## job 4817
Design lidar_system_top, start of the top module:
module lidar_system_top (
    input  wire clk,
    input  wire rst,
    input  wire rx,      
    output wire tx,      
    output wire [15:0] dbg_max_idx,
    output wire [15:0] dbg_min_idx,
    output wire [15:0] dbg_max_dist,
    output wire [15:0] dbg_min_dist,
    output wire [15:0] dbg_obs_alert,
    output wire [15:0] dbg_max_angle,
    output wire [15:0] dbg_min_angle,
    output wire        dbg_angle_done
);
For scale: about 53000 sq um of cells after synthesis.
clock: 10.0 ns
lec_check: 0
abc_area: 1
cap_margin: 20
cell_pad_in_sites_detail_placement: 2
cell_pad_in_sites_global_placement: 3
core_aspect_ratio: 1.48
core_margin: 2
core_utilization: 66
gpl_routability_driven: 0
gpl_timing_driven: 0
min_routing_layer: met2
place_density: 0.63
setup_slack_margin: 2.55
slew_margin: 25
run.sh (not shown) runs the stock make flow with config.mk's settings and CLKGATE_MAP_FILE=.
Stage in which a tool error killed job 4817: global placement without I/O.
[inputs] job 747 vs job 4817
- SETUP_SLACK_MARGIN no longer set, was 2.55
- GPL_ROUTABILITY_DRIVEN no longer set, was 0
- PLACE_DENSITY no longer set, was 0.63
- GPL_TIMING_DRIVEN no longer set, was 0
- ABC_AREA no longer set, was 1
- CELL_PAD_IN_SITES_GLOBAL_PLACEMENT no longer set, was 3
- HOLD_SLACK_MARGIN now 0.11, previously not set
- MIN_ROUTING_LAYER no longer set, was met2
- CORE_ASPECT_RATIO now 0.74, was 1.48
- CORE_UTILIZATION now 40, was 66
- SLEW_MARGIN now 20, was 25
- CELL_PAD_IN_SITES_DETAIL_PLACEMENT no longer set, was 2
### Flow results
Job 747: done, clean on timing, DRC and antenna
Floorplan-stage core utilization (higher): job 4817
Looking at area fraction in full adders, half adders and majority gates, job 747 sits above job 4817.
Relative to job 4817, the synthesized cell count measured on job 747 has decreased by more than 10%.
Job 747 vs job 4817 — net count of the mapped netlist dropped 12%.
As of job 747, post-synthesis chip area from yosys had fallen slightly compared to job 4817.
Compared job 747 vs job 4817, and overall die width is up in job 747.
Relative to job 747, the following input files were edited for job 1621:
- GPL_ROUTABILITY_DRIVEN: unset -> 0
- SETUP_SLACK_MARGIN: unset -> 2.55
- HOLD_SLACK_MARGIN: 0.11 -> unset
- CORE_UTILIZATION: 40 -> 50
- CELL_PAD_IN_SITES_GLOBAL_PLACEMENT: unset -> 1
- CORE_ASPECT_RATIO: 0.74 -> 1.48
- CORE_MARGIN: 2 -> 10
- MIN_ROUTING_LAYER: unset -> met2
- ABC_AREA: unset -> 1
- CELL_PAD_IN_SITES_DETAIL_PLACEMENT: unset -> 2
- PLACE_DENSITY: unset -> 0.63
Results
Stage in which a tool error killed job 1621: detailed placement.
Job 747 finished end to end and its layout was clean on timing, DRC and antenna.
Looking at job 747 and job 1621, the post-synthesis sequential area ratio is a wash.
Compared with job 747, job 1621 shows a higher post-synthesis chip area from yosys.
Initial standard-cell utilization of the core in job 1621 vs job 747: up 10 points
Setup changes, job 1621 to job 1544
- CORE_UTILIZATION now 40, was 50
- CORE_MARGIN now 2, was 10
- CORE_ASPECT_RATIO now 1.67, was 1.48
- PLACE_DENSITY no longer set, was 0.63
- CELL_PAD_IN_SITES_DETAIL_PLACEMENT no longer set, was 2
- CELL_PAD_IN_SITES_GLOBAL_PLACEMENT no longer set, was 1
- SETUP_SLACK_MARGIN no longer set, was 2.55
- TNS_END_PERCENT now 90, previously not set
- GPL_TIMING_DRIVEN now 0, previously not set
- GPL_ROUTABILITY_DRIVEN no longer set, was 0
- SLEW_MARGIN now 0, was 20
- MIN_ROUTING_LAYER no longer set, was met2
- HOLD_SLACK_MARGIN now 0.11, previously not set
Results
Across job 1621 and job 1544, a clean result was obtained everywhere but in job 1621. Job 1621 terminated abnormally: detailed placement reported DPL-0033. Diff job 1621..job 1544 | yosys synthesis chip area | unchanged. Taking job 1544 over job 1621, the die footprint ratio works out to 1.13. Starting density of the core was lower in job 1544 than in job 1621. Compared with job 1621, job 1544 shows die span in y that has gone up by more than 10%.


Starting RTL as in the previous note.
clock: 10.0 ns
lec_check: 0
abc_area: 1
cap_margin: 30
cell_pad_in_sites_detail_placement: 2
cell_pad_in_sites_global_placement: 3
core_aspect_ratio: 1.48
core_margin: 2
core_utilization: 66
gpl_routability_driven: 0
gpl_timing_driven: 1
min_routing_layer: met2
place_density: 0.63
setup_slack_margin: 2.55
slew_margin: 25
The starting point never finished: it broke off in global placement without I/O, error GPL-0301.
Change:
ABC_AREA = default   (was 1)
CAP_MARGIN = 20   (was 30)
CELL_PAD_IN_SITES_DETAIL_PLACEMENT = default   (was 2)
CELL_PAD_IN_SITES_GLOBAL_PLACEMENT = default   (was 3)
CORE_ASPECT_RATIO = default   (was 1.48)
CORE_UTILIZATION = 37   (was 66)
GPL_ROUTABILITY_DRIVEN = default   (was 0)
GPL_TIMING_DRIVEN = default   (was 1)
MIN_ROUTING_LAYER = default   (was met2)
PLACE_DENSITY = 0.6   (was 0.63)
SETUP_SLACK_MARGIN = default   (was 2.55)
SLEW_MARGIN = 20   (was 25)
clock period = 9.63 ns   (was 10.0 ns; I/O delays follow)
With this change the flow went through all stages and came out clean. Synthesized area came out lower slightly. Die size climbs by well over a third. Synthesized cell count is lower by roughly a tenth.
Change:
CORE_UTILIZATION = 57   (was 37)
clock period = 6.01 ns   (was 9.63 ns; I/O delays follow)
- This time the run produced a layout that fails on setup timing
- synthesized cell count does not change
- routed wire length came out higher by a few percent
- power goes up by well over a third
- final area rises by roughly a tenth
- via count grows by a few percent
- utilization rises by 29 points
- global-route usage rises by 13 points
- count of clock-buffer cells in the layout is higher by 3
- setup slack loses 2800 ps
Change:
PLACE_DENSITY = default   (was 0.6)
clock period = 5.15 ns   (was 6.01 ns; I/O delays follow)
The new run finished with setup timing left.
Final area goes up by about 0.4%.
Synthesized cell count does not change.
Wire length hardly moves.
Register-to-register slack gets worse by 880 ps.
Sequential power goes up by 17%.
Worst setup slack gets worse by 880 ps.
First-iteration DRC count goes down by 5.5%.
Maximum frequency is about the same.
Via count is about the same.
Total power goes up by about 18%.
Change:
ABC_AREA = 1   (was default)
CORE_UTILIZATION = 72   (was 57)
PLACE_DENSITY_LB_ADDON = 0.25   (was default)
SETUP_SLACK_MARGIN = 1.91   (was default)
clock period = 7.69 ns   (was 5.15 ns; I/O delays follow)
Effect: The changed run produced a layout that fails on setup timing; flip-flop count stays the same; clock skew is about the same; total power came out lower by a quarter to a third; core utilization came out higher by 14 points; fmax came out higher by a few percent.
Change:
ABC_AREA = default   (was 1)
SETUP_SLACK_MARGIN = default   (was 1.91)
clock period = 7.86 ns   (was 7.69 ns; I/O delays follow)
Effect:
- The changed run finished with setup timing left
- clock power falls by roughly a tenth
- hold slack gains 38 ps
- cell count came out lower by a little under a tenth


Setup of build 19:
lidar_system_top again, from the RTL that the note above started with.
==> flow/design.v (excerpt) <==
module lidar_system_top (
    input  wire clk,
    input  wire rst,
    input  wire rx,      
    output wire tx,      
    output wire [15:0] dbg_max_idx,
    output wire [15:0] dbg_min_idx,
    output wire [15:0] dbg_max_dist,
    output wire [15:0] dbg_min_dist,
    output wire [15:0] dbg_obs_alert,
    output wire [15:0] dbg_max_angle,
    output wire [15:0] dbg_min_angle,
    output wire        dbg_angle_done
);
    wire [7:0] rx_data;
    wire       rx_valid;
    RxD u_rxd (
        .clk(clk),
        .rx(rx),
        .rst(rst),
        .data(rx_data),
        .data_valid(rx_valid)
    );
    wire [15:0] max_idx, min_idx, max_dist, min_dist, obs_alert;
    wire [15:0] max_angle, min_angle;
    wire        angle_done;
    distance_process u_dp (
        .clk(clk),
        .rst(rst),
        .data_in(rx_data),
        .data_valid(rx_valid),
        .max_idx(max_idx),
        .min_idx(min_idx),
        .max_dist(max_dist),
        .min_dist(min_dist),
        .obs_alert(obs_alert),
        .max_angle(max_angle),
        .min_angle(min_angle),
        .angle_done(angle_done)
    );
    reg [7:0] tx_data;               
    reg       tx_send;               
    wire      tx_busy;               
    reg [31:0] tx_packet;            
    TxD u_txd (
        .clk(clk),
        .rst(rst),
        .data(tx_data),
        .send(tx_send),
        .tx(tx),
        .busy(tx_busy)
    );
  ...
export LEC_CHECK = 0
export CAP_MARGIN = 40
export CORE_ASPECT_RATIO = 0.69
export CORE_MARGIN = 2
export CORE_UTILIZATION = 46
export CTS_CLUSTER_DIAMETER = 129
export GPL_ROUTABILITY_DRIVEN = 0
export GPL_TIMING_DRIVEN = 1
export PLACE_DENSITY_LB_ADDON = 0.1
export SETUP_SLACK_MARGIN = 0.91
export SLEW_MARGIN = 35
export TNS_END_PERCENT = 5
create_clock -name core_clock -period 9.37 [get_ports {clk}]
What build 58 does differently from build 19 at the input level:
- CAP_MARGIN changed from 40 to 20
- PLACE_DENSITY_LB_ADDON removed (was 0.1)
- GPL_TIMING_DRIVEN removed (was 1)
- PLACE_DENSITY newly set to 0.36
- TNS_END_PERCENT removed (was 5)
- CTS_CLUSTER_DIAMETER removed (was 129)
- CORE_UTILIZATION changed from 46 to 72
- SETUP_SLACK_MARGIN removed (was 0.91)
- GPL_ROUTABILITY_DRIVEN removed (was 0)
- SLEW_MARGIN changed from 35 to 20
- CORE_ASPECT_RATIO removed (was 0.69)
- the clock period (ns, I/O delays scaled along) changed from 9.37 to 10.5
Findings:
met2 as the routing layer with the top usage in global route was reported by build 58, and met1 by build 19. Measured against each other, build 58 and build 19 differ in routed wire length, the higher figure coming from build 19. Per the final summary, build 58 finished and its layout is clean on timing, DRC and antenna. Relative to build 19, register clock-pin slew on the reported worst setup and hold paths has decreased by 0.02 ns in build 58. Total power: build 58 below build 19. Build 58 vs. build 19: register cell area after layout shows no meaningful change; power in combinational cells shows a reduction of about 16%.
--- input diff build 58..build 77 ---
- PLACE_DENSITY: 0.36 -> 0.66
- the clock period (ns, I/O delays scaled along): 10.5 -> 7.88
Results
- Build 77 finished all stages; however, its layout fails the closing checks, the failures being setup timing.
- Total inserted antenna cells, build 58 and build 77: larger value in build 77
- Between build 58 and build 77, length of the first detailed-routing pass in iterations is higher for build 77, build 58 comes in under that.
- Build 77 ends up with a final clock period utilization by the worst path that is 11 points higher than in build 58.
- Cell count along the critical path went up by more than a quarter going from build 58 to build 77.
- Taking build 58 as the reference, in build 77 minimum clock period fell by 1.57 ns, met1 track demand over resource rose by 0.79 points.
Relative to build 77, the following input files were edited for build 29:
- an added ABC_AREA of 1
- an added CTS_CLUSTER_DIAMETER of 252
- a change of PLACE_DENSITY from 0.66 to 0.41
- a change of the clock period (ns, I/O delays scaled along) from 7.88 to 6.58
Ran to the end and failed final checks on setup timing: build 29. Of build 77 and build 29, the run reporting the higher non-clock buffer count in the final layout was build 29. Build 77 has higher setup slack than build 29. The summed negative setup slack over all endpoints of build 29 is lower than that of build 77. Build 77 → build 29: number of clock-tree buffers in the layout down 12%, slew at the pin closest to its max-slew limit went down 0.070 ns. Between build 29 and build 77, it is build 29 whose average wire per standard cell is higher, by about 3%. Density: build 29 denser than build 77.
Input-level comparison between build 42 and build 29:
- an added SETUP_SLACK_MARGIN of -0.37
- a change of the clock period (ns, I/O delays scaled along) from 6.58 to 6.47
==> comparison <==
- FAIL build 42 @ global routing: tool exited with error
- [compare] base=build 29 new=build 42: number of gates given a new drive strength after cts picked up an extra 55%; setup slack at placement lost 0.23 ns; placer's final routability congestion estimate picked up an extra 2.1%; number of H-tree levels neither gained nor lost much; number of CTS-inserted buffers picked up an extra 4.
- Flip-flop and latch count after synthesis: build 42 vs build 29 identical
- Gate count after technology mapping across build 29 and build 42: no real change.
- HPWL after detailed placement went up by a few percent going from build 29 to build 42.
For build 57, these inputs were changed with respect to build 42:
- PLACE_DENSITY no longer set, was 0.41
- PLACE_DENSITY_LB_ADDON now 0.08, previously not set
- SETUP_SLACK_MARGIN now 1.95, was -0.37
- the clock period (ns, I/O delays scaled along) now 6.56, was 6.47
--- outcome ---
- No crash in build 57: every stage finished, but the layout fails its final checks due to setup timing.
- Estimated wirelength of the detail-placed design was lower in build 57 than in build 42.
- Any difference in number of cells in Yosys stat between build 57 and build 42 is small enough to ignore.
- Relative to build 42, the number of cells after detailed placement of build 57 is lower by about 0.8%.
- Synthesized chip area reported by yosys: build 57 vs build 42 — no meaningful difference
- Between build 57 and build 42, the cell area reported after detailed placement is higher for build 42.


## main
Starting RTL as in the previous note.
clock: 7.04 ns
lec_check: 0
abc_area: 0
cap_margin: 40
core_aspect_ratio: 0.87
core_margin: 2
core_utilization: 72
cts_cluster_diameter: 236
gpl_routability_driven: 0
gpl_timing_driven: 1
max_routing_layer: met4
place_density_lb_addon: 0.04
setup_slack_margin: -0.33
slew_margin: 20
tns_end_percent: 5
No crash in main: every stage finished, but the layout fails its final checks due to negative setup slack.
Input changes introduced in the feature branch (baseline for comparison: main):
Settings: swapping 236 for 25 in CTS_CLUSTER_DIAMETER; swapping -0.33 for 1.29 in SETUP_SLACK_MARGIN; clearing MAX_ROUTING_LAYER, which used to be met4; putting PLACE_DENSITY at 0.64 where nothing was set; swapping 0.87 for 0.69 in CORE_ASPECT_RATIO; putting HOLD_SLACK_MARGIN at -0.1 where nothing was set; clearing ABC_AREA, which used to be 0; clearing PLACE_DENSITY_LB_ADDON, which used to be 0.04; swapping 7.04 for 6.45 in the clock period (ns, I/O delays scaled along).
--- outcome ---
In the feature branch the implementation completed, yet the final layout does not meet the checks, the culprit being negative setup slack. main has a lower via count than the feature branch. Lower summed area of non-filler cells in the final layout goes to main over the feature branch. Compared with main, the feature branch shows total leakage power higher by about 2.2%.


Starting RTL as in the previous note.
clock: 10.0 ns
lec_check: 0
abc_area: 0
cap_margin: 20
core_aspect_ratio: 1.67
core_margin: 2
core_utilization: 40
hold_slack_margin: 0.11
slew_margin: 5
tns_end_percent: 30
Change:
--- a/flow/config.mk
+++ b/flow/config.mk
@@ -8 +8 @@
-export ABC_AREA = 0
+export ABC_AREA = 1
@@ -9,0 +10 @@
+export CELL_PAD_IN_SITES_DETAIL_PLACEMENT = 1
@@ -12,0 +14,2 @@
+export CTS_CLUSTER_DIAMETER = 150
+export GPL_TIMING_DRIVEN = 0
@@ -14,2 +17,4 @@
-export SLEW_MARGIN = 5
-export TNS_END_PERCENT = 30
+export MIN_ROUTING_LAYER = met2
+export SETUP_SLACK_MARGIN = 0.58
+export SLEW_MARGIN = 0
+export TNS_END_PERCENT = 90
Effect: The changed run ran to the end with no violations. Synthesized cell count rises by 16%. Via count rises by 59%. Total power rises by 10%. Sequential cell count stays the same. Combinational power rises by 85%. Final cell count rises by 16%. Clock power rises by 19%. Setup slack gains 0.14 ns. Wire length rises by 34%.
Change:
==> flow/config.mk (replaced) <==
export PLATFORM = sky130hd
export DESIGN_NAME = lidar_system_top
export DESIGN_NICKNAME = lidar_system_top
export VERILOG_FILES = /design/flow/design.v
export SDC_FILE = /design/flow/constraint.sdc
export NUM_CORES = 4
export LEC_CHECK = 0
export CAP_MARGIN = 20
export CORE_MARGIN = 2
export CORE_UTILIZATION = 68
export PLACE_DENSITY = 0.36
export SLEW_MARGIN = 20
==> flow/constraint.sdc (replaced) <==
create_clock -name core_clock -period 5.06 [get_ports {clk}]
set_input_delay 1.0120 -clock core_clock [delete_from_list [all_inputs] [get_ports {clk}]]
set_output_delay 1.0120 -clock core_clock [all_outputs]
set_load 0.01 [all_outputs]
The new run finished with setup timing left.
Cell area grows by 8.7%.
Routed wire length came out lower by 29%.
Die area fell by 41%.
Final cell count decreases by 13%.
Maximum frequency went up by 12%.
Critical path depth is unchanged.
Sequential share of layout area is lower by 1.2 points.
Clock skew is lower by 0.013 ns.
Non-clock buffer count is higher by 582.
Setup slack degrades by 3.9 ns.
Combinational power rises by 4.7%.
Change:
--- a/flow/config.mk
+++ b/flow/config.mk
@@ -7,0 +8 @@
+export ABC_AREA = 1
@@ -10,2 +11,4 @@
-export CORE_UTILIZATION = 68
-export PLACE_DENSITY = 0.36
+export CORE_UTILIZATION = 72
+export CTS_CLUSTER_DIAMETER = 252
+export PLACE_DENSITY = 0.41
+export SETUP_SLACK_MARGIN = 1.67
==> flow/constraint.sdc (replaced) <==
create_clock -name core_clock -period 6.58 [get_ports {clk}]
set_input_delay 1.3160 -clock core_clock [delete_from_list [all_inputs] [get_ports {clk}]]
set_output_delay 1.3160 -clock core_clock [all_outputs]
set_load 0.01 [all_outputs]
Result: The new run finished with setup timing left. Via count went up by 17%. First-iteration DRC count is higher by 84%. Total power is lower by 19%. Routed wire length is higher by 25%. Hold slack gets worse by 0.035 ns. Sequential share of layout area hardly moves.
Power and IR drop assume default switching activity.
